==> flow/design.v (excerpt) <==
module digital_loc(
    input key_a,
    input key_b,
    input key_c,
    input key_d,
    input reset,
	 input clk,
    output [6:0] postion_state,
	 output  [3:0] x,
	 output reg [1:0] Led2,
	 output  [3:0] selector,
	 output reg dot,
	 output S_CLK,
	 output LR_CLK,
	 output M_CLK,
	 output  Sin
    );
==> flow/config.mk <==
export PLATFORM = sky130hd
export DESIGN_NAME = digital_loc
export DESIGN_NICKNAME = digital_loc
export VERILOG_FILES = /design/flow/design.v
export SDC_FILE = /design/flow/constraint.sdc
export NUM_CORES = 4
export LEC_CHECK = 0
export ABC_AREA = 0
export CAP_MARGIN = 20
export CORE_MARGIN = 2
export CORE_UTILIZATION = 72
export CTS_CLUSTER_DIAMETER = 232
export SETUP_SLACK_MARGIN = 0.21
export SLEW_MARGIN = 20
==> flow/constraint.sdc <==
create_clock -name core_clock -period 2.99 [get_ports {clk}]
set_input_delay 0.5980 -clock core_clock [delete_from_list [all_inputs] [get_ports {clk}]]
set_output_delay 0.5980 -clock core_clock [all_outputs]
set_load 0.01 [all_outputs]
run.sh (not shown) runs the stock make flow with config.mk's settings and CLKGATE_MAP_FILE=.
The starting point produced a layout that fails on setup timing.
Edit:
- ABC_AREA: 0 -> unset
- CORE_UTILIZATION: 72 -> 70
- CTS_CLUSTER_DIAMETER: 232 -> unset
- SETUP_SLACK_MARGIN: 0.21 -> unset
- clock period: 2.99 -> 4.47 ns (I/O delays scaled with it)
Now the flow completed without violations.
Count of clock-buffer cells in the layout came out higher by 9.
Global-route usage is lower by 3.9 points.
Utilization shrinks by 9.4 points.
Edit:
- ABC_AREA: unset -> 1
- CORE_ASPECT_RATIO: unset -> 0.69
- CORE_UTILIZATION: 70 -> 72
- CTS_CLUSTER_SIZE: unset -> 12
- clock period: 4.47 -> 2.97 ns (I/O delays scaled with it)
=> Design area came out higher by 12%; wire length grows by about 43%; via count goes up by about 37%.
Edit:
- CORE_ASPECT_RATIO: 0.69 -> unset
- CTS_CLUSTER_DIAMETER: unset -> 232
- CTS_CLUSTER_SIZE: 12 -> unset
- clock period: 2.97 -> 2.99 ns (I/O delays scaled with it)
=> This time the run finished with setup timing left; routed wire length shrinks by about 4%; first-iteration DRC count grows by about 4%; setup slack got worse by 0.084 ns; cell area grows by about 1%.


== job 119 ==
digital_loc again, from the RTL that the note above started with.
Settings: LEC_CHECK=0, ABC_AREA=0, CAP_MARGIN=20, CORE_ASPECT_RATIO=0.99, CORE_MARGIN=2, CORE_UTILIZATION=54, CTS_CLUSTER_DIAMETER=323, GPL_ROUTABILITY_DRIVEN=0, GPL_TIMING_DRIVEN=1, MAX_ROUTING_LAYER=met4, MIN_ROUTING_LAYER=met1, PLACE_DENSITY=0.51, SLEW_MARGIN=5, TNS_END_PERCENT=60; clock period 7.23 ns.
Changes in job 9599 relative to job 119:
- a change of SLEW_MARGIN from 5 to 20
- a deleted TNS_END_PERCENT that had been 60
- a deleted ABC_AREA that had been 0
- a deleted MAX_ROUTING_LAYER that had been met4
- a deleted PLACE_DENSITY that had been 0.51
- a deleted GPL_ROUTABILITY_DRIVEN that had been 0
- a change of CORE_UTILIZATION from 54 to 58
- a deleted CORE_ASPECT_RATIO that had been 0.99
- an added CELL_PAD_IN_SITES_GLOBAL_PLACEMENT of 3
- a change of CTS_CLUSTER_DIAMETER from 323 to 32
- a change of the clock period (ns, I/O delays scaled along) from 7.23 to 2.98
Notes after the runs:
Summary of job 119 and job 9599: one run falls short of a clean finish, namely job 9599. Diff job 119 -> job 9599: synthesized area closely matched the old numbers; placement row count lost 3.2%; share of flip-flops with an asynchronous set or reset held. The distinct cell type count after synthesis was comparable across job 119 and job 9599. Job 119 -> job 9599: die area decreased by a few percent. In job 9599 relative to job 119, vertical die dimension had gone down by a few percent.
## Diff of input files: job 8976 against job 9599
- GPL_TIMING_DRIVEN: 1 -> unset
- CELL_PAD_IN_SITES_GLOBAL_PLACEMENT: 3 -> unset
- CTS_CLUSTER_DIAMETER: 32 -> unset
- CORE_UTILIZATION: 58 -> 40
- MIN_ROUTING_LAYER: met1 -> unset
- the clock period (ns, I/O delays scaled along): 2.98 -> 5.3
[summary]
Job 8976 completed; timing, DRC and antenna clean. In job 8976, the die extent in y came out about 20% above the value in job 9599. Diff job 9599..job 8976 | mean cell area of the mapped netlist | unchanged. The final reports for job 8976 and job 9599 show die area higher in the former. Per the comparison of job 8976 with job 9599, site row count picked up an extra 13; post-synthesis cell count neither gained nor lost much; core utilization at floorplan lost 19 points. Job 8976 ended with more area inside the core boundary than job 9599. Post-synthesis instance area: job 8976 vs job 9599 identical. Across both runs, die outline width was higher for job 8976 than for job 9599.


== run 1 ==
Starting RTL as in the previous note.
export LEC_CHECK = 0
export ABC_AREA = 1
export CAP_MARGIN = 20
export CORE_MARGIN = 2
export CORE_UTILIZATION = 72
export CTS_CLUSTER_DIAMETER = 362
export CTS_CLUSTER_SIZE = 15
export HOLD_SLACK_MARGIN = 0.3
export PLACE_DENSITY_LB_ADDON = 0.01
export SETUP_SLACK_MARGIN = 0.35
export SLEW_MARGIN = 20
create_clock -name core_clock -period 2.95 [get_ports {clk}]
Input-level comparison between run 2 and run 1:
- HOLD_SLACK_MARGIN: 0.3 -> unset
- SETUP_SLACK_MARGIN: 0.35 -> unset
- PLACE_DENSITY_LB_ADDON: 0.01 -> unset
- ABC_AREA: 1 -> unset
- CORE_UTILIZATION: 72 -> 29
- CTS_CLUSTER_SIZE: 15 -> unset
- CTS_CLUSTER_DIAMETER: 362 -> unset
- the clock period (ns, I/O delays scaled along): 2.95 -> 5.3
[summary]
Looking at area share of and-or/or-and cells after synthesis, run 2 sits 4.2 points higher than run 1 does. [compare] base=run 1 new=run 2: number of tap instances moved up, post-synthesis to final-layout area growth moved down.
Input-level comparison between run 3 and run 2:
- a change of CORE_UTILIZATION from 29 to 70
- an added ABC_AREA of 1
- a change of the clock period (ns, I/O delays scaled along) from 5.3 to 3.21
Results
- Of the two values seen for start point of the critical path, H2[0] was produced by run 3 and H2[1] by run 2.
- Re fraction of the cycle the final worst path needs: run 2 was lower than run 3.
- Going from run 2 to run 3, detailed-routed wire length on met3 has increased; number of vias after detailed routing increased by about 35% relative to the old numbers.
- Run 3 against run 2: total routing resource utilization after global routing rose by 24 points; hold slack fell by 0.44 ns; non-clock buffer count rose by about 90%.
- Summary of run 3 over run 2: placed cell area grew by about 7%, post-layout worst setup margin decreased by 0.93 ns relative to the old numbers, critical path depth climbed 2.
- Run 2 ended up with postion_state[0] as its destination of the critical timing path; run 3 ended up with postion_state[1].
Setup changes, run 3 to run 4
- putting CTS_CLUSTER_DIAMETER at 44 where nothing was set
- clearing ABC_AREA, which used to be 1
- putting SETUP_SLACK_MARGIN at 2.97 where nothing was set
- swapping 3.21 for 10.0 in the clock period (ns, I/O delays scaled along)
Compared with run 3, run 4 shows a share of the clock period used by the worst path that is 46 points lower.
Critical path capture point = postion_state[5]: run 4; critical path capture point = postion_state[1]: run 3
Run 4: post-synthesis to final-layout area growth is 1.8 points lower than what run 3 reported.
Relative to run 3, run 4 improves area after synthesis.
In run 4, the clock latency on the worst-skew pair came out 0.02 ns above the value in run 3.
Non-clock buffer count (run 4 over run 3): decrease, about 50%
Across both runs, setup slack was higher for run 4 than for run 3.
Row number of cell instances after yosys synthesis: run 4 lower / run 3 higher
In the tables for run 4 and run 3, clock buffer count from CTS reads higher with run 4.
Run 4 vs. run 3: total power now sits lower; die area -8.0%; logic area shrank by 750 um2.


Starting RTL as in the previous note.
==> flow/design.v (excerpt) <==
module digital_loc(
    input key_a,
    input key_b,
    input key_c,
    input key_d,
    input reset,
	 input clk,
    output [6:0] postion_state,
	 output  [3:0] x,
	 output reg [1:0] Led2,
	 output  [3:0] selector,
	 output reg dot,
	 output S_CLK,
	 output LR_CLK,
	 output M_CLK,
	 output  Sin
    );
export LEC_CHECK = 0
export CAP_MARGIN = 15
export CELL_PAD_IN_SITES_DETAIL_PLACEMENT = 1
export CELL_PAD_IN_SITES_GLOBAL_PLACEMENT = 1
export CORE_ASPECT_RATIO = 0.84
export CORE_MARGIN = 2
export CORE_UTILIZATION = 47
export CTS_CLUSTER_DIAMETER = 32
export GPL_ROUTABILITY_DRIVEN = 1
export GPL_TIMING_DRIVEN = 1
export MAX_ROUTING_LAYER = met5
export MIN_ROUTING_LAYER = met1
export PLACE_DENSITY_LB_ADDON = 0.06
export SLEW_MARGIN = 20
export TNS_END_PERCENT = 75
create_clock -name core_clock -period 7.93 [get_ports {clk}]
The starting point passed the timing, DRC and antenna checks.
Next try:
CAP_MARGIN = 20   (was 15)
CELL_PAD_IN_SITES_DETAIL_PLACEMENT = default   (was 1)
CELL_PAD_IN_SITES_GLOBAL_PLACEMENT = default   (was 1)
CORE_ASPECT_RATIO = default   (was 0.84)
CORE_UTILIZATION = 58   (was 47)
CTS_CLUSTER_DIAMETER = default   (was 32)
GPL_ROUTABILITY_DRIVEN = default   (was 1)
GPL_TIMING_DRIVEN = default   (was 1)
MAX_ROUTING_LAYER = default   (was met5)
MIN_ROUTING_LAYER = default   (was met1)
PLACE_DENSITY_LB_ADDON = default   (was 0.06)
TNS_END_PERCENT = default   (was 75)
clock period = 6.89 ns   (was 7.93 ns; I/O delays follow)
Result: Global-route usage goes up by 0.50 points. Design area is lower by 6.8%. Worst setup slack gets worse by 0.74 ns. Wire length fell by 18%. Die size shrinks by 19%. Clock-buffer cell count fell by 24. Sequential share of layout area rises by 2.5 points.
Next try:
CORE_UTILIZATION = 56   (was 58)
clock period = 5.35 ns   (was 6.89 ns; I/O delays follow)
Outcome: Setup slack got worse by 1.2 ns; power went up by a quarter to a third; clock-buffer cell count went down by 4.
Next try:
CORE_UTILIZATION = 40   (was 56)
clock period = 4.9 ns   (was 5.35 ns; I/O delays follow)
Effect:
- routed wire length increases by 4.2%
- worst hold slack degrades by 0.040 ns
- clock power increases by 23%
- cell count increases by 6.6%
- clock-buffer cell count decreases by 6
Next try:
CORE_UTILIZATION = 10   (was 40)
clock period = 12.7 ns   (was 4.9 ns; I/O delays follow)
Final cell count grows by 66%.
Power came out lower by 61%.
Sequential power falls by about 60%.
Cell area came out higher by 11%.
Die size came out higher to 3.9 times its value.
Sequential cell count does not change.
Sequential share of layout area drops by 3.6 points.
Synthesized area stays the same.
No activity file was given, so power comes from the tool's default toggle rates.
